yarrow:
// EC_TOP
module EC_TOP(
    clk, rst_n, in_valid,
    in_Px, in_Py, in_Qx, in_Qy, in_prime, in_a,
    out_valid, out_Rx, out_Ry
);
input clk, rst_n, in_valid;
input [6-1:0] in_Px, in_Py, in_Qx, in_Qy, in_prime, in_a;
output reg out_valid;
output reg [6-1:0] out_Rx, out_Ry;
localparam S_IDLE = 0;
localparam S_IN_DATA = 1;
localparam S_P_ADD = 2;
localparam S_P_DOU = 3;
localparam S_XR_YR = 4;
localparam S_OUT = 5;
parameter IP_WIDTH = 6;
reg [2:0] current_state, next_state;
reg [3:0] cnt_s_p;
reg [2:0] cnt_xr_yr;
reg [5:0] px_reg;
reg [5:0] py_reg;
reg [5:0] qx_reg;
reg [5:0] qy_reg;
reg [5:0] a_reg;
reg [5:0] prime_reg;
wire [5:0] p_sub_xp;
wire [5:0] p_sub_yp;
wire [5:0] p_sub_xq;
wire [5:0] p_sub_xr;
wire [6:0] xq_xp1;
wire [6:0] yq_yp1;
wire [7:0] xr_w;
wire [6:0] xp2_3_a;
reg [5:0] xr_reg ;
reg [5:0] s_reg;
reg [11:0] mod_in;
wire [5:0] mod_out;
reg [IP_WIDTH-1:0]  IN_2;
wire [IP_WIDTH-1:0] OUT_INV;
reg [5:0] yp2_ip;
wire [6:0] xp_xr1;
wire [11:0]mul_out;
reg [5:0] mul_in1, mul_in2;
wire [6:0] s_xp_xr1_yp1;
always@(posedge clk or negedge rst_n) begin
    if(!rst_n)
        current_state <= S_IDLE;
    else
        current_state <= next_state;
end
always@(*) begin
    case (current_state)
        S_IDLE:    next_state = in_valid? S_IN_DATA:S_IDLE;
        S_IN_DATA: next_state = (px_reg==qx_reg && py_reg==qy_reg)? S_P_DOU:S_P_ADD;
        S_P_ADD:   next_state = (cnt_s_p==4)? S_XR_YR:S_P_ADD;
  ...
Size: ~3100 cells after synthesis, about 110 flip-flops, ~25000 µm² of cells after synthesis.
Settings: LEC_CHECK=0, ABC_AREA=0, CAP_MARGIN=20, CORE_MARGIN=3, CORE_UTILIZATION=58, CTS_CLUSTER_DIAMETER=74, SETUP_SLACK_MARGIN=-0.06, SLEW_MARGIN=20; clock period 77.0 ns.
run.sh (not shown) runs the stock make flow with config.mk's settings and CLKGATE_MAP_FILE=.
yarrow: full flow OK, the timing, DRC and antenna checks passed
Setup changes, yarrow to lagoon
Settings: an added CORE_ASPECT_RATIO of 0.69; a deleted SETUP_SLACK_MARGIN that had been -0.06; an added MIN_ROUTING_LAYER of met2; an added GPL_ROUTABILITY_DRIVEN of 1; a change of CTS_CLUSTER_DIAMETER from 74 to 51; a change of CAP_MARGIN from 20 to 10; a change of CORE_UTILIZATION from 58 to 40; an added CELL_PAD_IN_SITES_DETAIL_PLACEMENT of 0; a change of ABC_AREA from 0 to 1; an added TNS_END_PERCENT of 5; a change of SLEW_MARGIN from 20 to 40; a change of CORE_MARGIN from 3 to 8.
## What came out
- yarrow → lagoon: wire length of the first global-routing pass up 2.4%; met1 demand-to-capacity share in global routing down 45 points; utilization down 20 points; non-clock buffer count down 28%.
- Global-route usage is lower on lagoon
- lagoon: all stages done; final checks FAILED (design-rule violations).
## Diff of input files: zinc against lagoon
Settings: clearing CORE_ASPECT_RATIO, which used to be 0.69; swapping 8 for 2 in CORE_MARGIN; swapping 10 for 20 in CAP_MARGIN; clearing CTS_CLUSTER_DIAMETER, which used to be 51; clearing GPL_ROUTABILITY_DRIVEN, which used to be 1; clearing TNS_END_PERCENT, which used to be 5; clearing CELL_PAD_IN_SITES_DETAIL_PLACEMENT, which used to be 0; swapping 40 for 64 in CORE_UTILIZATION; clearing MIN_ROUTING_LAYER, which used to be met2; swapping 40 for 20 in SLEW_MARGIN; clearing ABC_AREA, which used to be 1; swapping 77.0 for 72.4 in the clock period (ns, I/O delays scaled along).
==> results <==
- From the logs: lagoon reached the end of the flow and failed the layout checks with design-rule violations.
- zinc | status: complete | timing, DRC, antenna: pass
- Relative to lagoon, the non-clock buffer count measured on zinc has increased by more than a quarter.
- zinc — routed length on met2 3.2% higher, lagoon as reference
- | via count | higher: lagoon |
- Final standard cell count with taps included and fillers excluded came out lower on zinc than on lagoon.
- Side by side, area of the core region turned out lower in zinc than in lagoon.
- zinc reports a higher met1 usage than lagoon does.
- Worst-path cell with the longest stage delay: sky130_fd_sc_hd__dfstp_4 -> zinc, sky130_fd_sc_hd__dfstp_2 -> lagoon
- Summary — register share of the cell area, zinc relative to lagoon: higher, by 0.20 points.
- Of lagoon and zinc, zinc shows the lower die size, with lagoon above it.
For nickel, these inputs were changed with respect to zinc:
Settings: changing CORE_UTILIZATION from 64 to 66; changing the clock period (ns, I/O delays scaled along) from 72.4 to 25.0.
Findings:
Between zinc and nickel, the post-cts gate resize count is lower for zinc. Placement-stage cell area is lower on zinc. Reported for zinc and nickel, flop and latch count out of synthesis turned out identical to the last digit. nickel: it failed during 5_1_grt, and the tool reported GRT-0232. Going from zinc to nickel, half-perimeter wire length after detailed placement grew by more than 10%. Delta (nickel minus zinc): post-synthesis cell count from yosys now sits at about the same level, placement row count down 1, placer congestion estimate increased 0.0045. Re die area: zinc and nickel aren't equal, and the higher value belongs to zinc. Per the comparison of nickel with zinc, die boundary width down 3 µm; number of instances in the synthesized netlist neither gained nor lost much.
#### Input delta (fjord over nickel)
Settings: swapping 66 for 70 in CORE_UTILIZATION; swapping 25.0 for 117.0 in the clock period (ns, I/O delays scaled along).
- Summary of nickel and fjord: one run falls short of a clean finish, namely nickel.
- nickel → fjord: number of cells in the design after placement now smaller, total die area went down 2200 µm², post-CTS setup buffer count decreased 208.

========
Starting RTL as in the previous note.
clock: 42.2 ns
lec_check: 0
abc_area: 1
cap_margin: 40
core_margin: 3
core_utilization: 43
cts_cluster_diameter: 305
cts_cluster_size: 99
gpl_timing_driven: 0
hold_slack_margin: 0.2
setup_slack_margin: 5.0
slew_margin: 0
tns_end_percent: 5
The baseline completed, yet does not pass: negative setup slack.
==> next run, changes <==
- CORE_UTILIZATION: 43 -> 58
- CTS_CLUSTER_DIAMETER: 305 -> default
Result: The new run reached the layout checks and failed them: negative setup slack; hold slack gains 5.6 ps; cell area goes up by 1.8%; setup slack loses 520 ps; wire length goes up by 8.1%; final cell count goes down by 2.7%.
==> next run, changes <==
- ABC_AREA: 1 -> 0
- CAP_MARGIN: 40 -> 20
- CORE_ASPECT_RATIO: default -> 0.5
- CTS_CLUSTER_DIAMETER: default -> 74
- CTS_CLUSTER_SIZE: 99 -> default
- GPL_TIMING_DRIVEN: 0 -> default
- HOLD_SLACK_MARGIN: 0.2 -> default
- SETUP_SLACK_MARGIN: 5.0 -> -0.06
- TNS_END_PERCENT: 5 -> 40
- clock period: 42.2 -> 77.0 ns (I/O delays scaled with it)
What happened: The changed run went through all stages and came out clean. Flip-flop count stays the same. Non-clock buffer count fell by 325. Setup slack gets better by 20000 ps. Design area drops by 16%. Critical path depth goes down by 39. Cell count decreases by 20%. Fmax is lower by 21%. Routed wire length falls by 6.1%. Synthesized area decreases by 2.5%. Clock skew came out lower by 4.6 ps.
==> next run, changes <==
- ABC_AREA: 0 -> default
- CORE_ASPECT_RATIO: 0.5 -> default
- CORE_MARGIN: 3 -> 2
- CORE_UTILIZATION: 58 -> 40
- CTS_CLUSTER_DIAMETER: 74 -> default
- SETUP_SLACK_MARGIN: -0.06 -> default
- SLEW_MARGIN: 0 -> 20
- TNS_END_PERCENT: 40 -> default
- clock period: 77.0 -> 72.4 ns (I/O delays scaled with it)
Cell area is higher by 2.2%; routed wire length came out lower by 3.6%; critical path depth is higher by 3; worst hold slack hardly moves; first-iteration DRC count fell by 27%.
==> next run, changes <==
- CORE_UTILIZATION: 40 -> 65
- clock period: 72.4 -> 60.6 ns (I/O delays scaled with it)
This time the run finished but failed the layout checks on negative setup slack. Count of clock-buffer cells in the layout decreases by 1. Synthesized area does not change. Global-route usage increases by 18 points. Via count increases by roughly a tenth. Worst setup slack is worse by 6200 ps. Routed wire length increases by about a fifth.
==> next run, changes <==
- CORE_MARGIN: 2 -> 8
- CORE_UTILIZATION: 65 -> 40
- GPL_ROUTABILITY_DRIVEN: default -> 0
- clock period: 60.6 -> 77.0 ns (I/O delays scaled with it)
Effect: The changed run went through all stages and came out clean; design area shrinks by 10%; global-route usage shrinks by 20 points; die size grows by 77%.

========
EC_TOP again, from the RTL that the note above started with.
clock: 14.2 ns
lec_check: 0
abc_area: 1
cap_margin: 15
core_margin: 2
core_utilization: 72
cts_cluster_diameter: 202
cts_cluster_size: 70
gpl_routability_driven: 0
max_routing_layer: met4
place_density_lb_addon: 0.01
setup_slack_margin: 4.07
slew_margin: 20
The baseline stopped in 4_1_cts, error DPL-0033.
==> next run, changes <==
- ABC_AREA: 1 -> unset
- CAP_MARGIN: 15 -> 20
- CORE_UTILIZATION: 72 -> 65
- CTS_CLUSTER_DIAMETER: 202 -> unset
- CTS_CLUSTER_SIZE: 70 -> unset
- GPL_ROUTABILITY_DRIVEN: 0 -> unset
- MAX_ROUTING_LAYER: met4 -> unset
- PLACE_DENSITY_LB_ADDON: 0.01 -> unset
- SETUP_SLACK_MARGIN: 4.07 -> unset
- clock period: 14.2 -> 59.2 ns (I/O delays scaled with it)
After rerunning:
- The new run finished but fails on setup timing
- die area climbs by 7.8%
- area after synthesis drops by 2.5%
- synthesized cell count drops by 16%
==> next run, changes <==
- CORE_UTILIZATION: 65 -> 40
- clock period: 59.2 -> 77.0 ns (I/O delays scaled with it)
After rerunning: The new run ran to the end with no violations. Wire length decreases by 15%. Design area goes down by 12%. Maximum frequency came out lower by 13%. Via count went down by 14%. Worst setup slack improved by 8.5 ns. Area after synthesis stays the same.
==> next run, changes <==
- ABC_AREA: unset -> 0
- CORE_ASPECT_RATIO: unset -> 0.5
- CORE_MARGIN: 2 -> 8
- CORE_UTILIZATION: 40 -> 58
- CTS_CLUSTER_DIAMETER: unset -> 74
- GPL_ROUTABILITY_DRIVEN: unset -> 0
- HOLD_SLACK_MARGIN: unset -> -0.07
- MAX_ROUTING_LAYER: unset -> met4
- SETUP_SLACK_MARGIN: unset -> -2.0
- SLEW_MARGIN: 20 -> 0
- TNS_END_PERCENT: unset -> 40
Cell area is lower by 1.4%. First-iteration DRC count went up by 20%. Setup slack degrades by 2.0 ns. Sequential cell count stays the same.
==> next run, changes <==
- ABC_AREA: 0 -> unset
- CORE_ASPECT_RATIO: 0.5 -> unset
- CORE_MARGIN: 8 -> 2
- CORE_UTILIZATION: 58 -> 40
- CTS_CLUSTER_DIAMETER: 74 -> unset
- GPL_ROUTABILITY_DRIVEN: 0 -> unset
- HOLD_SLACK_MARGIN: -0.07 -> unset
- MAX_ROUTING_LAYER: met4 -> unset
- SETUP_SLACK_MARGIN: -2.0 -> -1.47
- SLEW_MARGIN: 0 -> 20
- TNS_END_PERCENT: 40 -> unset
- clock period: 77.0 -> 72.4 ns (I/O delays scaled with it)
What happened: Utilization decreases by 18 points. Count of clock-buffer cells in the layout stays the same. Worst hold slack loses 0.017 ns. Die size came out higher by about 28%. Via count fell by about 0.5%. Flip-flop count does not change. Wire length came out higher by about 1.5%. Clock skew barely changes. Critical path depth is lower by 1. Cell count rose by 6.1%. Synthesized area is unchanged.
==> next run, changes <==
- CORE_UTILIZATION: 40 -> 72
- CTS_CLUSTER_DIAMETER: unset -> 210
- PLACE_DENSITY_LB_ADDON: unset -> 0.02
- SETUP_SLACK_MARGIN: -1.47 -> unset
- clock period: 72.4 -> 60.6 ns (I/O delays scaled with it)
What happened: This time the run ended with an error in 5_1_grt (ODB-0269). Synthesized cell count stays the same. Die area drops by well over a third. Area after synthesis does not change.

========
## run 1
Starting RTL as in the previous note.
clock: 59.8 ns
lec_check: 0
cap_margin: 20
core_aspect_ratio: 0.92
core_margin: 2
core_utilization: 72
cts_cluster_diameter: 204
cts_cluster_size: 89
gpl_routability_driven: 0
place_density_lb_addon: 0.02
setup_slack_margin: 5.0
slew_margin: 20
tns_end_percent: 5
Although it ran to completion, run 1 produced a layout that fails the final checks because of setup timing.
## Diff of input files: run 2 against run 1
Settings: CTS_CLUSTER_SIZE no longer set, was 89; GPL_ROUTABILITY_DRIVEN no longer set, was 0; CTS_CLUSTER_DIAMETER no longer set, was 204; SETUP_SLACK_MARGIN no longer set, was 5.0; CORE_UTILIZATION now 71, was 72; CORE_ASPECT_RATIO no longer set, was 0.92; the clock period (ns, I/O delays scaled along) now 60.6, was 59.8.
### Flow results
Run 2 finished all stages; layout check result: FAIL, due to setup timing.
Run 1 → run 2: count of clock-buffer cells in the layout increased 3; post-cts sizing count decreased about 4.4%.
Sort run 1 and run 2 by die size, ascending, and run 1 comes first.
Slack of the critical path: run 2 > run 1
Run 2 vs run 1: global-route wire length before repair up slightly
Comparing met3 global-route usage for run 1 and run 2, the bigger number came from run 1.
Design area: higher on run 1
Relative to run 1, the clock latency on the worst-skew pair of run 2 is lower by 0.02 ns.
Changes in run 3 relative to run 2:
Settings: TNS_END_PERCENT no longer set, was 5; CORE_UTILIZATION now 72, was 71; PLACE_DENSITY_LB_ADDON no longer set, was 0.02; ABC_AREA now 1, previously not set; PLACE_DENSITY now 0.42, previously not set; the clock period (ns, I/O delays scaled along) now 62.4, was 60.6.
## What came out
- The flow did not stop early for run 3: all stages ran, and the layout cleared the timing, DRC and antenna checks.
- Higher mapped cell area was reported by run 3, not run 2.
- Of run 3 and run 2, it is run 3 that has the lower complex-gate fraction of the synthesized area.
- Compared with run 2, run 3 shows a lower slew at the pin closest to its max-slew limit.
- When run 3 is measured against run 2, its final instance count without filler cells turns out 13% higher.

========
P:
Starting RTL as in the previous note.
Settings: LEC_CHECK=0, CAP_MARGIN=20, CELL_PAD_IN_SITES_DETAIL_PLACEMENT=2, CELL_PAD_IN_SITES_GLOBAL_PLACEMENT=3, CORE_ASPECT_RATIO=1.04, CORE_MARGIN=2, CORE_UTILIZATION=58, GPL_ROUTABILITY_DRIVEN=1, HOLD_SLACK_MARGIN=-0.04, MAX_ROUTING_LAYER=met4, MIN_ROUTING_LAYER=met2, SETUP_SLACK_MARGIN=1.59, SLEW_MARGIN=20; clock period 66.5 ns.
P did not run to completion, as it errored out during global placement without I/O.
Input changes introduced in Q (baseline for comparison: P):
# P
export LEC_CHECK = 0
export CAP_MARGIN = 20
export CELL_PAD_IN_SITES_DETAIL_PLACEMENT = 2
export CELL_PAD_IN_SITES_GLOBAL_PLACEMENT = 3
export CORE_ASPECT_RATIO = 1.04
export CORE_MARGIN = 2
export CORE_UTILIZATION = 58
export GPL_ROUTABILITY_DRIVEN = 1
export HOLD_SLACK_MARGIN = -0.04
export MAX_ROUTING_LAYER = met4
export MIN_ROUTING_LAYER = met2
export SETUP_SLACK_MARGIN = 1.59
export SLEW_MARGIN = 20
create_clock -name core_clock -period 66.5 [get_ports {clk}]
# Q
export LEC_CHECK = 0
export CAP_MARGIN = 20
export CORE_MARGIN = 2
export CORE_UTILIZATION = 72
export PLACE_DENSITY_LB_ADDON = 0.02
export SLEW_MARGIN = 20
export TNS_END_PERCENT = 100
create_clock -name core_clock -period 60.6 [get_ports {clk}]
## What came out
- Diff Q..P | portion of the post-synthesis area used by sequential elements | unchanged
- P -> Q: number of nets in the synthesized netlist delta 0, exact match
- Q failed in global routing with ODB-0269.
- Going from P to Q, die width fell by 17 um, number of cell rows now sits lower.
- Comparing Q against P, there is no change at all in synthesized area.
- Re synthesized cell count: no difference whatsoever between P and Q.
- Taking Q over P, the core box area ratio works out to 0.80.
- Multiplexer area fraction after synthesis: P vs Q identical
- As far as distinct cell type count after synthesis goes, P and Q are indistinguishable; the numbers are identical.
- On Q: overall chip area is about 20% lower than what P gave.
- | die boundary height | Q vs P | 25 um lower |
diff inputs: Q => R
# Q
export LEC_CHECK = 0
export CAP_MARGIN = 20
export CORE_MARGIN = 2
export CORE_UTILIZATION = 72
export PLACE_DENSITY_LB_ADDON = 0.02
export SLEW_MARGIN = 20
export TNS_END_PERCENT = 100
create_clock -name core_clock -period 60.6 [get_ports {clk}]
# R
export LEC_CHECK = 0
export ABC_AREA = 1
export CAP_MARGIN = 20
export CORE_MARGIN = 2
export CORE_UTILIZATION = 72
export PLACE_DENSITY = 0.42
export SETUP_SLACK_MARGIN = 5.0
export SLEW_MARGIN = 20
export TNS_END_PERCENT = 20
create_clock -name core_clock -period 62.4 [get_ports {clk}]
==> results <==
Higher number of cells produced by synthesis among R and Q: R. On number of enable flip-flop cells, R and Q are neck and neck. Summary of the comparison: number of library cell types mapped by synthesis is lower in R, relative to Q. The arithmetic-cell share of the synthesized area counting full adders, half adders and majority gates number comes out higher for Q vs R. Number of cells in the yosys synthesis report: R > Q. R: flow completed, timing, DRC and antenna clean. R — area after synthesis 2.6% higher, Q as reference. [R vs Q] placed wire-length estimate: lower in R.
